==> job 8411: inputs <==
## fft_4pt
module fft_4pt #(
    parameter DATA_WIDTH = 16
) (
    input clk,
    input rst_n,
    input data_valid_in,
    input  signed [DATA_WIDTH-1:0] x0_r,
    input  signed [DATA_WIDTH-1:0] x0_i,
    input  signed [DATA_WIDTH-1:0] x1_r,
    input  signed [DATA_WIDTH-1:0] x1_i,
    input  signed [DATA_WIDTH-1:0] x2_r,
    input  signed [DATA_WIDTH-1:0] x2_i,
    input  signed [DATA_WIDTH-1:0] x3_r,
    input  signed [DATA_WIDTH-1:0] x3_i,
    output data_valid_out,
    output signed [DATA_WIDTH+1:0] X0_r,
    output signed [DATA_WIDTH+1:0] X0_i,
    output signed [DATA_WIDTH+1:0] X1_r,
    output signed [DATA_WIDTH+1:0] X1_i,
    output signed [DATA_WIDTH+1:0] X2_r,
    output signed [DATA_WIDTH+1:0] X2_i,
    output signed [DATA_WIDTH+1:0] X3_r,
    output signed [DATA_WIDTH+1:0] X3_i
);
    localparam S1_WIDTH = DATA_WIDTH + 1;
    localparam S2_WIDTH = DATA_WIDTH + 2;
    reg signed [DATA_WIDTH-1:0] x0_r_reg, x0_i_reg;
    reg signed [DATA_WIDTH-1:0] x2_r_reg, x2_i_reg;
    reg signed [DATA_WIDTH-1:0] x1_r_reg, x1_i_reg;
    reg signed [DATA_WIDTH-1:0] x3_r_reg, x3_i_reg;
    reg valid_s0;
    always @(posedge clk or negedge rst_n) begin
        if (!rst_n) begin
            x0_r_reg <= 0; x0_i_reg <= 0;
  ...
clock: 2.33 ns
lec_check: 0
abc_area: 1
cap_margin: 20
cell_pad_in_sites_detail_placement: 0
core_margin: 2
core_utilization: 72
cts_cluster_size: 89
gpl_timing_driven: 1
max_routing_layer: met4
min_routing_layer: met1
setup_slack_margin: 0.61
slew_margin: 20
run.sh (not shown) runs the stock make flow with config.mk's settings and CLKGATE_MAP_FILE=.
==> job 5378 (differences from job 8411) <==
ABC_AREA = default   (was 1)
CELL_PAD_IN_SITES_DETAIL_PLACEMENT = default   (was 0)
CORE_UTILIZATION = 70   (was 72)
CTS_CLUSTER_SIZE = 34   (was 89)
GPL_TIMING_DRIVEN = default   (was 1)
MAX_ROUTING_LAYER = default   (was met4)
MIN_ROUTING_LAYER = default   (was met1)
SETUP_SLACK_MARGIN = 0.43   (was 0.61)
==> flow/constraint.sdc (replaced) <==
create_clock -name core_clock -period 2.83 [get_ports {clk}]
set_input_delay 0.5660 -clock core_clock [delete_from_list [all_inputs] [get_ports {clk}]]
set_output_delay 0.5660 -clock core_clock [all_outputs]
set_load 0.01 [all_outputs]
==> comparison <==
Job 8411 died in 5_1_grt (DPL-0038). Job 5378 finished but fails on hold timing. Against job 8411, the synthesized cell count of job 5378 is smaller by about 28%. In job 5378 the die area is smaller than in job 8411, by 5.5%. In job 5378 the synthesized area is lower than in job 8411, by 8.2%.

========
==> run a: inputs <==
==> flow/design.v <==
module fft_4pt #(
    parameter DATA_WIDTH = 16
) (
    input clk,
    input rst_n,
    input data_valid_in,
    input  signed [DATA_WIDTH-1:0] x0_r,
    input  signed [DATA_WIDTH-1:0] x0_i,
    input  signed [DATA_WIDTH-1:0] x1_r,
    input  signed [DATA_WIDTH-1:0] x1_i,
    input  signed [DATA_WIDTH-1:0] x2_r,
    input  signed [DATA_WIDTH-1:0] x2_i,
    input  signed [DATA_WIDTH-1:0] x3_r,
    input  signed [DATA_WIDTH-1:0] x3_i,
    output data_valid_out,
    output signed [DATA_WIDTH+1:0] X0_r,
    output signed [DATA_WIDTH+1:0] X0_i,
    output signed [DATA_WIDTH+1:0] X1_r,
    output signed [DATA_WIDTH+1:0] X1_i,
    output signed [DATA_WIDTH+1:0] X2_r,
    output signed [DATA_WIDTH+1:0] X2_i,
    output signed [DATA_WIDTH+1:0] X3_r,
    output signed [DATA_WIDTH+1:0] X3_i
);
    localparam S1_WIDTH = DATA_WIDTH + 1;
    localparam S2_WIDTH = DATA_WIDTH + 2;
    reg signed [DATA_WIDTH-1:0] x0_r_reg, x0_i_reg;
    reg signed [DATA_WIDTH-1:0] x2_r_reg, x2_i_reg;
    reg signed [DATA_WIDTH-1:0] x1_r_reg, x1_i_reg;
    reg signed [DATA_WIDTH-1:0] x3_r_reg, x3_i_reg;
    reg valid_s0;
    always @(posedge clk or negedge rst_n) begin
        if (!rst_n) begin
            x0_r_reg <= 0; x0_i_reg <= 0;
            x2_r_reg <= 0; x2_i_reg <= 0;
            x1_r_reg <= 0; x1_i_reg <= 0;
            x3_r_reg <= 0; x3_i_reg <= 0;
            valid_s0 <= 1'b0;
        end else begin
            x0_r_reg <= x0_r; x0_i_reg <= x0_i;
            x2_r_reg <= x2_r; x2_i_reg <= x2_i;
            x1_r_reg <= x1_r; x1_i_reg <= x1_i;
            x3_r_reg <= x3_r; x3_i_reg <= x3_i;
            valid_s0 <= data_valid_in;
        end
    end
    wire signed [S1_WIDTH-1:0] A_r, A_i, B_r, B_i;
    wire signed [S1_WIDTH-1:0] C_r, C_i, D_r, D_i;
    assign A_r = x0_r_reg + x2_r_reg;
    assign A_i = x0_i_reg + x2_i_reg;
    assign B_r = x0_r_reg - x2_r_reg;
    assign B_i = x0_i_reg - x2_i_reg;
    assign C_r = x1_r_reg + x3_r_reg;
    assign C_i = x1_i_reg + x3_i_reg;
    assign D_r = x1_r_reg - x3_r_reg;
    assign D_i = x1_i_reg - x3_i_reg;
    reg signed [S1_WIDTH-1:0] A_r_reg, A_i_reg, B_r_reg, B_i_reg;
    reg signed [S1_WIDTH-1:0] C_r_reg, C_i_reg, D_r_reg, D_i_reg;
    reg valid_s1;
    always @(posedge clk or negedge rst_n) begin
        if (!rst_n) begin
            A_r_reg <= 0; A_i_reg <= 0;
            B_r_reg <= 0; B_i_reg <= 0;
            C_r_reg <= 0; C_i_reg <= 0;
            D_r_reg <= 0; D_i_reg <= 0;
            valid_s1 <= 1'b0;
        end else begin
            A_r_reg <= A_r; A_i_reg <= A_i;
            B_r_reg <= B_r; B_i_reg <= B_i;
            C_r_reg <= C_r; C_i_reg <= C_i;
            D_r_reg <= D_r; D_i_reg <= D_i;
            valid_s1 <= valid_s0;
        end
    end
    wire signed [S2_WIDTH-1:0] X0_r_w, X0_i_w;
    wire signed [S2_WIDTH-1:0] X1_r_w, X1_i_w;
    wire signed [S2_WIDTH-1:0] X2_r_w, X2_i_w;
    wire signed [S2_WIDTH-1:0] X3_r_w, X3_i_w;
    assign X0_r_w = A_r_reg + C_r_reg;
    assign X0_i_w = A_i_reg + C_i_reg;
    assign X1_r_w = B_r_reg + D_i_reg;
    assign X1_i_w = B_i_reg - D_r_reg;
    assign X2_r_w = A_r_reg - C_r_reg;
    assign X2_i_w = A_i_reg - C_i_reg;
    assign X3_r_w = B_r_reg - D_i_reg;
    assign X3_i_w = B_i_reg + D_r_reg;
    reg signed [S2_WIDTH-1:0] X0_r_reg, X0_i_reg;
    reg signed [S2_WIDTH-1:0] X1_r_reg, X1_i_reg;
    reg signed [S2_WIDTH-1:0] X2_r_reg, X2_i_reg;
    reg signed [S2_WIDTH-1:0] X3_r_reg, X3_i_reg;
    reg valid_s2;
    always @(posedge clk or negedge rst_n) begin
        if (!rst_n) begin
            X0_r_reg <= 0; X0_i_reg <= 0;
            X1_r_reg <= 0; X1_i_reg <= 0;
            X2_r_reg <= 0; X2_i_reg <= 0;
            X3_r_reg <= 0; X3_i_reg <= 0;
            valid_s2 <= 1'b0;
        end else begin
            X0_r_reg <= X0_r_w; X0_i_reg <= X0_i_w;
            X1_r_reg <= X1_r_w; X1_i_reg <= X1_i_w;
            X2_r_reg <= X2_r_w; X2_i_reg <= X2_i_w;
            X3_r_reg <= X3_r_w; X3_i_reg <= X3_i_w;
            valid_s2 <= valid_s1;
        end
    end
    assign X0_r = X0_r_reg;
    assign X0_i = X0_i_reg;
    assign X1_r = X1_r_reg;
    assign X1_i = X1_i_reg;
    assign X2_r = X2_r_reg;
    assign X2_i = X2_i_reg;
    assign X3_r = X3_r_reg;
    assign X3_i = X3_i_reg;
    assign data_valid_out = valid_s2;
endmodule
==> flow/run.sh <==
#!/bin/bash
# the make line also repeats each setting of config.mk as NAME=value (left out here)
make -C /OpenROAD-flow-scripts/flow DESIGN_CONFIG=/design/flow/config.mk WORK_HOME=/design/flow/orfs CLKGATE_MAP_FILE= finish
==> flow/config.mk <==
export PLATFORM = sky130hd
export DESIGN_NAME = fft_4pt
export DESIGN_NICKNAME = fft_4pt
export VERILOG_FILES = /design/flow/design.v
export SDC_FILE = /design/flow/constraint.sdc
export NUM_CORES = 4
export LEC_CHECK = 0
export ABC_AREA = 1
export CAP_MARGIN = 25
export CELL_PAD_IN_SITES_DETAIL_PLACEMENT = 2
export CORE_MARGIN = 9
export CORE_UTILIZATION = 63
export CTS_CLUSTER_DIAMETER = 124
export GPL_ROUTABILITY_DRIVEN = 0
export MIN_ROUTING_LAYER = met2
export PLACE_DENSITY = 0.78
export SLEW_MARGIN = 35
export TNS_END_PERCENT = 75
==> flow/constraint.sdc <==
create_clock -name core_clock -period 3.0 [get_ports {clk}]
set_input_delay 0.6000 -clock core_clock [delete_from_list [all_inputs] [get_ports {clk}]]
set_output_delay 0.6000 -clock core_clock [all_outputs]
set_load 0.01 [all_outputs]
==> run b (differences from run a) <==
==> flow/config.mk (replaced) <==
export PLATFORM = sky130hd
export DESIGN_NAME = fft_4pt
export DESIGN_NICKNAME = fft_4pt
export VERILOG_FILES = /design/flow/design.v
export SDC_FILE = /design/flow/constraint.sdc
export NUM_CORES = 4
export LEC_CHECK = 0
export ABC_AREA = 0
export CAP_MARGIN = 40
export CELL_PAD_IN_SITES_DETAIL_PLACEMENT = 0
export CORE_MARGIN = 9
export CORE_UTILIZATION = 34
export GPL_TIMING_DRIVEN = 0
export MAX_ROUTING_LAYER = met4
export MIN_ROUTING_LAYER = met1
export PLACE_DENSITY_LB_ADDON = 0.27
export SLEW_MARGIN = 20
==> flow/constraint.sdc (replaced) <==
create_clock -name core_clock -period 4.86 [get_ports {clk}]
set_input_delay 0.9720 -clock core_clock [delete_from_list [all_inputs] [get_ports {clk}]]
set_output_delay 0.9720 -clock core_clock [all_outputs]
set_load 0.01 [all_outputs]
==> run c (differences from run a) <==
==> flow/config.mk (replaced) <==
export PLATFORM = sky130hd
export DESIGN_NAME = fft_4pt
export DESIGN_NICKNAME = fft_4pt
export VERILOG_FILES = /design/flow/design.v
export SDC_FILE = /design/flow/constraint.sdc
export NUM_CORES = 4
export LEC_CHECK = 0
export CAP_MARGIN = 20
export CORE_MARGIN = 2
export CORE_UTILIZATION = 40
export SLEW_MARGIN = 20
==> comparison table <==
Type of element capturing the critical path: run c flop; run b flop; run a -
R2R setup slack: run c 0.23 ns; run b 1.80 ns; run a -
Syn nets: run c 2,777; run b 2,777; run a 3,687
Most common cell in the synthesized netlist: run c dfrtp_1; run b dfrtp_1; run a nand2_1
Area of the core: run c 57,900 um2; run b 67,900 um2; run a 39,900 um2
Met2 demand-to-capacity share in global routing: run c 0.333; run b 0.281; run a -
Total via count after detailed routing: run c 17,700; run b 18,000; run a -
Status: run c finished clean; run b finished clean; run a aborted with a tool error
Last stage reached: run c -; run b -; run a detailed placement
Cell-internal power: run c 15.0 mW; run b 9.46 mW; run a -
Final Total Pwr: run c 23.7 mW; run b 14.9 mW; run a -
Number of global-route vias before repair: run c 18,100; run b 18,600; run a -
Biggest fanout along the worst timing path: run c 3; run b 4; run a -
Distinct lib cells: run c 87; run b 87; run a 33
Highest routed layer: run c met5; run b met4; run a -
Combinational power: run c 10.4 mW; run b 6.49 mW; run a -

========
==> job 1935 <==
RTL: the design.v shown in full above, as it stands there.
make LEC_CHECK=0 CAP_MARGIN=20 CELL_PAD_IN_SITES_GLOBAL_PLACEMENT=2 CORE_MARGIN=10 CORE_UTILIZATION=42 CTS_CLUSTER_SIZE=38 GPL_TIMING_DRIVEN=0 HOLD_SLACK_MARGIN=0.21 MAX_ROUTING_LAYER=met4 SETUP_SLACK_MARGIN=0.22 SLEW_MARGIN=30 TNS_END_PERCENT=45 finish   # period 3.0 ns
==> inputs of job 2454, as changes to job 1935 <==
- ABC_AREA: default -> 1
- CELL_PAD_IN_SITES_DETAIL_PLACEMENT: default -> 0
- CELL_PAD_IN_SITES_GLOBAL_PLACEMENT: 2 -> default
- CORE_MARGIN: 10 -> 2
- CORE_UTILIZATION: 42 -> 66
- CTS_CLUSTER_SIZE: 38 -> default
- GPL_TIMING_DRIVEN: 0 -> 1
- HOLD_SLACK_MARGIN: 0.21 -> default
- MIN_ROUTING_LAYER: default -> met1
- SETUP_SLACK_MARGIN: 0.22 -> default
- SLEW_MARGIN: 30 -> 20
- TNS_END_PERCENT: 45 -> default
==> flow/constraint.sdc (replaced) <==
create_clock -name core_clock -period 2.31 [get_ports {clk}]
set_input_delay 0.4620 -clock core_clock [delete_from_list [all_inputs] [get_ports {clk}]]
set_output_delay 0.4620 -clock core_clock [all_outputs]
set_load 0.01 [all_outputs]
==> inputs of job 216, as changes to job 1935 <==
- CELL_PAD_IN_SITES_GLOBAL_PLACEMENT: 2 -> default
- CORE_MARGIN: 10 -> 2
- CORE_UTILIZATION: 42 -> 70
- CTS_CLUSTER_SIZE: 38 -> 35
- GPL_TIMING_DRIVEN: 0 -> default
- HOLD_SLACK_MARGIN: 0.21 -> default
- MAX_ROUTING_LAYER: met4 -> default
- SETUP_SLACK_MARGIN: 0.22 -> 0.78
- SLEW_MARGIN: 30 -> 20
- TNS_END_PERCENT: 45 -> default
==> results <==
metric                                                        job 216        job 1935        job 2454
Buffer count from post-CTS setup fixing                            96               1               0
Row Count                                                          67              86              72
Area leader share                                               42.9%           42.9%           39.4%
Cell Type Count                                                    87              87              33
Leakage power figure                                                -         13.1 nW         15.7 nW
Number of instances on the worst hold path                          -               0               1
Effective utilization at floorplan                              70.6%           42.6%           66.6%
Post-synth area from yosys stat                           23,500 um^2     23,500 um^2     25,600 um^2
Worst Setup Slack post-DPL                                   0.336 ns       0.0388 ns        0.242 ns
Run status                                  aborted with a tool error  finished clean  finished clean
Stage where the flow stopped                           global routing               -               -
Combinational gate power                                            -         10.6 mW         14.1 mW
Worst setup EP type                                                 -            flop            flop
Clock latency on the worst-skew pair                                -         0.58 ns         0.60 ns
Power and IR drop assume default switching activity.
